== the previous run ==
Design rv32i_core, start of the top module:
module rv32i_core(clk,rst,imem_data,dmem_rdata,  
                  imem_addr,dmem_addr,dmem_wdata,dmem_we,dmem_size  
                  );
Size: about 5,400 cells after synthesis, roughly 1,500 flip-flops.
Settings: LEC_CHECK=0, CAP_MARGIN=5, CORE_ASPECT_RATIO=1.33, CORE_MARGIN=4, CORE_UTILIZATION=28, GPL_TIMING_DRIVEN=0, PLACE_DENSITY=0.6, SLEW_MARGIN=20, TNS_END_PERCENT=100; clock period 7.11 ns.
run.sh (not shown) runs the stock make flow with config.mk's settings and CLKGATE_MAP_FILE=.
Completing all stages was not enough for the previous run: its layout failed the final checks because of setup timing.
> inputs changed (the previous run -> the current run)
--- a/flow/config.mk
+++ b/flow/config.mk
@@ -8,6 +8,4 @@
-export CAP_MARGIN = 5
-export CORE_ASPECT_RATIO = 1.33
-export CORE_MARGIN = 4
-export CORE_UTILIZATION = 28
-export GPL_TIMING_DRIVEN = 0
-export PLACE_DENSITY = 0.6
+export CAP_MARGIN = 20
+export CORE_MARGIN = 2
+export CORE_UTILIZATION = 58
+export CTS_CLUSTER_SIZE = 21
@@ -15 +12,0 @@
-export TNS_END_PERCENT = 100
==> flow/constraint.sdc <==
create_clock -name core_clock -period 4.36 [get_ports {clk}]
set_input_delay 0.8720 -clock core_clock [delete_from_list [all_inputs] [get_ports {clk}]]
set_output_delay 0.8720 -clock core_clock [all_outputs]
set_load 0.01 [all_outputs]
Findings:
None of the runs the current run and the previous run ends with a clean layout. The final report for the previous run shows a completed flow and a layout that fails verification, specifically setup timing. Against the previous run, the current run comes in 15 lower on number of antenna cells inserted. Overall global routing resource usage | the current run above the previous run. Post-route non-filler standard cell count, the current run and the previous run, higher one = the previous run. The current run against the previous run: total power went up 72%, worst-margin pin slew shows a reduction of 0.27 ns, final RePlAce weighted congestion now larger. The higher met2 routing resource usage after global routing of the current run and the previous run is in the current run. Taking the previous run over the current run, the internal power ratio works out to 0.58. The current run vs the previous run on peak supply drop: the current run is the higher one. On worst setup timing slack at the placement stage, the lower figure sits with the previous run, not the current run. | setup slack | the current run vs the previous run | 1.52 ns lower |.

========
Setup of oak:
rv32i_core again, from the RTL that the note above started with.
make LEC_CHECK=0 CAP_MARGIN=0 CORE_MARGIN=3 CORE_UTILIZATION=65 CTS_CLUSTER_SIZE=35 GPL_TIMING_DRIVEN=1 MAX_ROUTING_LAYER=met5 MIN_ROUTING_LAYER=met1 PLACE_DENSITY=0.6 SETUP_SLACK_MARGIN=-0.33 SLEW_MARGIN=20 finish   # period 4.36 ns
Tool error ODB-0269 stopped oak during global routing (5_1_grt); no final results.
The following lists how pine was set up differently from oak:
Settings: a change of CORE_UTILIZATION from 65 to 40; a deleted CTS_CLUSTER_SIZE that had been 35; a deleted MAX_ROUTING_LAYER that had been met5; a deleted MIN_ROUTING_LAYER that had been met1; a deleted GPL_TIMING_DRIVEN that had been 1; a deleted SETUP_SLACK_MARGIN that had been -0.33; a change of CORE_MARGIN from 3 to 2; a deleted PLACE_DENSITY that had been 0.6; a change of CAP_MARGIN from 0 to 20; a change of the clock period (ns, I/O delays scaled along) from 4.36 to 7.86.
pine: no failed stages, no open violations at the end. Where floorplan die area is concerned, oak is better than pine. In pine, the floorplan core density came out 25 points below the value in oak. Half-perimeter wire length after detailed placement: pine vs oak down 8.6%. Reported for oak and pine, number of clock sinks seen by CTS turned out identical to the last digit. Sort oak and pine by horizontal die size desc -> top: pine.
Edits applied to the flow inputs when going from pine to birch:
Settings: setting SETUP_SLACK_MARGIN to -0.27 for the first time; changing CORE_UTILIZATION from 40 to 68; changing the clock period (ns, I/O delays scaled along) from 7.86 to 4.96.
Findings:
- birch never completed; the flow aborted with a tool error in global routing (5_1_grt).
- The post-synthesis share of cell area spent on full adders, half adders and majority gates on birch is in line with that on pine.
- Of birch and pine, birch shows the lower number of placed instances with taps included, with pine above it.
- Post-place instance area grows by a few percent when moving from pine to birch.
- TritonCTS buffer count of birch falls short of that of pine by a little under 10%.
- Taking birch over pine, the die size ratio works out to 0.59.
- Count of buffers inserted at the top-level ports: birch vs pine identical
- birch vs pine: overall die width down by more than 10%
- Number of gates given a new drive strength after cts was higher in birch than in pine.
- Vertical die size, birch vs pine: down by more than 10%
### birch -> maple
Settings: SETUP_SLACK_MARGIN changed from -0.27 to 1.43; CTS_CLUSTER_SIZE newly set to 41; CORE_UTILIZATION changed from 68 to 66; the clock period (ns, I/O delays scaled along) changed from 4.96 to 5.71.
- Against birch, weighted congestion at the end of routability-driven global placement in maple fell by a few percent.
- On placeable core region, maple does worse than birch.
- maple | ERROR | global routing (5_1_grt)
- Cmp maple and birch / core utilization at floorplan / higher: birch
- Status: aoi/oai-family share of the synthesized area parity (birch, maple)
diff inputs: maple => cedar
Settings: swapping 1.43 for 1.61 in SETUP_SLACK_MARGIN; swapping 66 for 68 in CORE_UTILIZATION; swapping 5.71 for 5.6 in the clock period (ns, I/O delays scaled along).
Notes after the runs:
cedar | ERROR | clock tree synthesis (4_1_cts). maple → cedar: number of enable-type register cells in the synthesized netlist essentially unchanged, placement-stage cell area rose by 490 µm². Summary of cedar over maple: number of rows in the core area went down by 2, area fraction in full adders, half adders and majority gates was more or less identical, number of cells after detailed placement went up by 0.39%, post-synthesis share of cell area spent on and-or and or-and gates was more or less identical, die outline width went down by 1.5%. cedar vs maple: core utilization before placement up. Between cedar and maple, the difference in routability congestion estimate is negligible. Delta (cedar minus maple): vertical die dimension now smaller, synthesized chip area reported by yosys ~0 delta.

========
## P
Starting RTL as in the previous note.
Settings: LEC_CHECK=0, ABC_AREA=1, CAP_MARGIN=0, CELL_PAD_IN_SITES_DETAIL_PLACEMENT=2, CORE_MARGIN=2, CORE_UTILIZATION=71, CTS_CLUSTER_DIAMETER=183, CTS_CLUSTER_SIZE=35, GPL_ROUTABILITY_DRIVEN=0, GPL_TIMING_DRIVEN=0, MAX_ROUTING_LAYER=met4, MIN_ROUTING_LAYER=met2, SLEW_MARGIN=5; clock period 12.3 ns.
P: aborted in 3_5_place_dp (tool error)
What Q does differently from P at the input level:
==> flow/config.mk <==
export PLATFORM = sky130hd
export DESIGN_NAME = rv32i_core
export DESIGN_NICKNAME = rv32i_core
export VERILOG_FILES = /design/flow/design.v
export SDC_FILE = /design/flow/constraint.sdc
export NUM_CORES = 4
export LEC_CHECK = 0
export CAP_MARGIN = 20
export CORE_MARGIN = 2
export CORE_UTILIZATION = 67
export CTS_CLUSTER_SIZE = 36
export SLEW_MARGIN = 35
==> flow/constraint.sdc <==
create_clock -name core_clock -period 5.74 [get_ports {clk}]
set_input_delay 1.1480 -clock core_clock [delete_from_list [all_inputs] [get_ports {clk}]]
set_output_delay 1.1480 -clock core_clock [all_outputs]
set_load 0.01 [all_outputs]
==> results <==
- Q is listed as incomplete: the tool reported an error in 5_1_grt and the run ended there.
- Compared with P, in Q horizontal die dimension grew by 6.7 um; number of placement rows grew by about 1.6%.
- Against P, Q comes in 39% lower on synthesized cell count.
No activity file was given, so power comes from the tool's default toggle rates.
